==> flow/design.v <==
module ieee754multiplier (
    input logic clk, rst_n,
    input logic [31:0] a_i,
    input logic [31:0] b_i,
    input logic start_i,
    output logic done_o,
    output logic nan_o,
    output logic inifinit_o,
    output logic overflow_o,
    output logic underflow_o,
    output logic [31:0] product_o
);
typedef enum logic[1:0] {
    INITIAL_STATE = 2'b00,
    MULTIPLY_STEP = 2'b01,
    RESULT_VERIFICATION_STEP = 2'b10,
    DONE = 2'b11
} MULTIPLIER_FSM_STATE;
MULTIPLIER_FSM_STATE current_state;
logic [31:0] a_r, b_r;  
logic signal_a, signal_b;
logic [7:0] exponent_a, exponent_b;
logic [23:0] mantissa_a, mantissa_b;  
logic [47:0] mantissa_temp;
logic [9:0] exponent_temp;
logic [31:0] product_r;      
logic [1:0]  exponent_hi_r;  
always_comb begin : MULTIPLIER_COMB_BLOCK
    signal_a = a_r[31];  
    signal_b = b_r[31];  
    exponent_a = a_r[30:23];  
    exponent_b = b_r[30:23];  
    mantissa_a[23] = 1;
    mantissa_a[22:0] = a_r[22:0];   
    mantissa_b[23] = 1;
    mantissa_b[22:0] = b_r[22:0];   
    if (mantissa_a[22-:23] == 0 || mantissa_b[22-:23] == 0) begin  
        mantissa_temp = 0;  
        exponent_temp = 0;  
    end else begin
        mantissa_temp = mantissa_a * mantissa_b;  
        exponent_temp = exponent_a + exponent_b - 127;  
        if (mantissa_temp[47] == 1) begin  
            mantissa_temp = mantissa_temp >> 1;  
            exponent_temp = exponent_temp + 1;  
        end
    end
end
always_ff @(posedge clk, negedge rst_n) begin : MULTIPLIER_FF_BLOCK
    if(!rst_n) begin
        current_state <= INITIAL_STATE;
        a_r <= 32'b0;
        b_r <= 32'b0;
        product_r <= 32'b0;
        exponent_hi_r <= 2'b0;
        done_o <= 1'b0;
        nan_o <= 1'b0;
        inifinit_o <= 1'b0;
        overflow_o <= 1'b0;
        underflow_o <= 1'b0;
        product_o <= 32'b0;
    end else begin
        case (current_state)
            INITIAL_STATE, DONE: begin
                done_o <= 1'b0;
                if (start_i) begin
                    a_r <= a_i;
                    b_r <= b_i;
                    current_state <= MULTIPLY_STEP;
                end else begin
                    current_state <= INITIAL_STATE;
                end
            end
            MULTIPLY_STEP: begin
                product_r[31] <= signal_a ^ signal_b;  
                product_r[30:23] <= exponent_temp[7:0];  
                product_r[22:0] <= mantissa_temp[45:23];  
                exponent_hi_r <= exponent_temp[9:8];
                current_state <= RESULT_VERIFICATION_STEP;
            end
            RESULT_VERIFICATION_STEP: begin
                nan_o <= 1'b0;
                inifinit_o <= 1'b0;
                overflow_o <= 1'b0;
                underflow_o <= 1'b0;
                product_o <= product_r;
                if (product_r[30:23] == 8'hFF && product_r[22:0] != 23'b00) begin
                    nan_o <= 1'b1;
                    product_o <= 32'b00;
                end else if (product_r[30:23] == 8'b11111111 && product_r[22:0] == 23'b0) begin
                    inifinit_o <= 1'b1;
                end else if (exponent_hi_r[0] == 1'b1 || exponent_hi_r[1] == 1'b1) begin
                    overflow_o <= 1'b1;
                    product_o <= 32'h7FFFFFFF;
                end else if (product_r[30:23] == 8'b00000000) begin
                    underflow_o <= 1'b1;
                    product_o <= 32'b00;
                end
                done_o <= 1'b1;
                current_state <= DONE;
            end
        endcase
    end
end
endmodule
clock: 6.32 ns
lec_check: 0
abc_area: 1
cap_margin: 5
core_margin: 2
core_utilization: 72
cts_cluster_size: 10
place_density_lb_addon: 0.0
setup_slack_margin: 1.89
slew_margin: 20
tns_end_percent: 10
run.sh (not shown) runs the stock make flow with config.mk's settings and CLKGATE_MAP_FILE=.
The baseline stopped in 5_1_grt on GRT-0232.
Change:
==> flow/config.mk (replaced) <==
export PLATFORM = sky130hd
export DESIGN_NAME = ieee754multiplier
export DESIGN_NICKNAME = ieee754multiplier
export VERILOG_FILES = /design/flow/design.v
export SDC_FILE = /design/flow/constraint.sdc
export NUM_CORES = 4
export LEC_CHECK = 0
export CAP_MARGIN = 0
export CORE_MARGIN = 2
export CORE_UTILIZATION = 72
export SETUP_SLACK_MARGIN = 1.85
export SLEW_MARGIN = 20
export TNS_END_PERCENT = 10
==> flow/constraint.sdc (replaced) <==
create_clock -name core_clock -period 6.22 [get_ports {clk}]
set_input_delay 1.2440 -clock core_clock [delete_from_list [all_inputs] [get_ports {clk}]]
set_output_delay 1.2440 -clock core_clock [all_outputs]
set_load 0.01 [all_outputs]
=> The changed run finished but failed the layout checks on setup timing. Synthesized area came out lower by 6.6%. Synthesized cell count drops by 24%. Die area fell by 6.5%.

---

Setup of build 87:
Starts from the design.v that is shown in full above.
make LEC_CHECK=0 ABC_AREA=1 CAP_MARGIN=20 CELL_PAD_IN_SITES_DETAIL_PLACEMENT=0 CELL_PAD_IN_SITES_GLOBAL_PLACEMENT=1 CORE_ASPECT_RATIO=0.77 CORE_MARGIN=10 CORE_UTILIZATION=50 CTS_CLUSTER_DIAMETER=92 CTS_CLUSTER_SIZE=77 GPL_ROUTABILITY_DRIVEN=1 GPL_TIMING_DRIVEN=0 MAX_ROUTING_LAYER=met4 SLEW_MARGIN=20 finish   # period 12.3 ns
diff inputs: build 87 => build 18
# build 87
export LEC_CHECK = 0
export ABC_AREA = 1
export CAP_MARGIN = 20
export CELL_PAD_IN_SITES_DETAIL_PLACEMENT = 0
export CELL_PAD_IN_SITES_GLOBAL_PLACEMENT = 1
export CORE_ASPECT_RATIO = 0.77
export CORE_MARGIN = 10
export CORE_UTILIZATION = 50
export CTS_CLUSTER_DIAMETER = 92
export CTS_CLUSTER_SIZE = 77
export GPL_ROUTABILITY_DRIVEN = 1
export GPL_TIMING_DRIVEN = 0
export MAX_ROUTING_LAYER = met4
export SLEW_MARGIN = 20
create_clock -name core_clock -period 12.3 [get_ports {clk}]
# build 18
export LEC_CHECK = 0
export ABC_AREA = 1
export CAP_MARGIN = 20
export CORE_MARGIN = 2
export CORE_UTILIZATION = 65
export CTS_CLUSTER_SIZE = 95
export SLEW_MARGIN = 20
create_clock -name core_clock -period 3.48 [get_ports {clk}]
==> comparison <==
| build 18 | all stages done | FAIL | negative setup slack |
Sort build 18 and build 87 by sequential share of layout area, ascending, and build 18 comes first.
NOTE non-clock buffer instance count of the final layout build 87->build 18 increased by more than half
Build 87 → build 18: routed wire length down about 12%, count of final setup violators climbed 33.
What build 61 does differently from build 18 at the input level:
# build 18
export LEC_CHECK = 0
export ABC_AREA = 1
export CAP_MARGIN = 20
export CORE_MARGIN = 2
export CORE_UTILIZATION = 65
export CTS_CLUSTER_SIZE = 95
export SLEW_MARGIN = 20
create_clock -name core_clock -period 3.48 [get_ports {clk}]
# build 61
export LEC_CHECK = 0
export ABC_AREA = 1
export CAP_MARGIN = 20
export CORE_MARGIN = 2
export CORE_UTILIZATION = 72
export CTS_CLUSTER_DIAMETER = 363
export CTS_CLUSTER_SIZE = 95
export SETUP_SLACK_MARGIN = -0.13
export SLEW_MARGIN = 20
create_clock -name core_clock -period 3.48 [get_ports {clk}]
==> results <==
Status: build 61 FAILED at global routing (5_1_grt) (tool error). Relative to build 18, cell resize tally after clock tree synthesis has decreased by about 1.6% in build 61. Diff build 18..build 61 | deepest level of the CTS H-tree | unchanged. Against build 18, build 61 reports a final weighted congestion in routability-driven placement that is lower. Between build 18 and build 61, worst setup timing slack at the placement stage is lower for build 61, build 18 comes in above that. As far as yosys synthesis chip area goes, build 18 and build 61 are indistinguishable; the numbers are identical. Die footprint in build 61 is 4000 um2 below build 18. [compare] base=build 18 new=build 61: simple-gate share of the synthesized area did not really move; core utilization at floorplan now sits higher; number of buffers inserted by post-CTS setup repair now smaller; share of synthesized cell area in and-or and or-and compound cells roughly the same.
Relative to build 61, the following input files were edited for build 80:
# build 61
export LEC_CHECK = 0
export ABC_AREA = 1
export CAP_MARGIN = 20
export CORE_MARGIN = 2
export CORE_UTILIZATION = 72
export CTS_CLUSTER_DIAMETER = 363
export CTS_CLUSTER_SIZE = 95
export SETUP_SLACK_MARGIN = -0.13
export SLEW_MARGIN = 20
create_clock -name core_clock -period 3.48 [get_ports {clk}]
# build 80
export LEC_CHECK = 0
export CAP_MARGIN = 20
export CORE_MARGIN = 2
export CORE_UTILIZATION = 23
export SLEW_MARGIN = 20
create_clock -name core_clock -period 8.35 [get_ports {clk}]
Notes after the runs:
- Build 80: PASS, flow complete, no timing, DRC or antenna violations
- From build 61 to build 80, CTS buffer count did not move at all.
- Build 80: adder and majority gate portion of the synthesized area higher than build 61
- [compare] base=build 61 new=build 80: summed standard-cell area reported by yosys shrank by 6.6%, synthesized cell count shrank by 24%, count of instantiated cells in the yosys netlist shrank by 872.
- Against build 61 as the reference, build 80 delivers a higher sequential element share of the synthesized area.

---

RTL: the design.v shown in full above, as it stands there.
Settings: LEC_CHECK=0, ABC_AREA=1, CAP_MARGIN=20, CORE_MARGIN=2, CORE_UTILIZATION=72, CTS_CLUSTER_DIAMETER=370, CTS_CLUSTER_SIZE=95, PLACE_DENSITY=0.38, SLEW_MARGIN=20; clock period 3.48 ns.
The baseline died in 5_1_grt on GRT-0232.
==> next run, changes <==
ABC_AREA = unset   (was 1)
CORE_UTILIZATION = 50   (was 72)
CTS_CLUSTER_DIAMETER = unset   (was 370)
CTS_CLUSTER_SIZE = unset   (was 95)
PLACE_DENSITY = unset   (was 0.38)
clock period = 9.0 ns   (was 3.48 ns; I/O delays follow)
- This time the run completed with no timing, DRC or antenna violations
- synthesized area fell by 6.6%
- die size increases by 34%
- synthesized cell count drops by 24%
==> next run, changes <==
clock period = 8.35 ns   (was 9.0 ns; I/O delays follow)
Effect:
- area after synthesis does not change
- design area came out higher by about 1.3%
- global-route usage came out higher by 0.27 points
==> next run, changes <==
ABC_AREA = 1   (was unset)
CORE_UTILIZATION = 72   (was 50)
SETUP_SLACK_MARGIN = -0.48   (was unset)
TNS_END_PERCENT = 10   (was unset)
clock period = 5.12 ns   (was 8.35 ns; I/O delays follow)
Outcome: The changed run died in 5_1_grt (GRT-0116); synthesized area climbs by 7.1%; die size drops by 25%; synthesized cell count climbs by 32%.
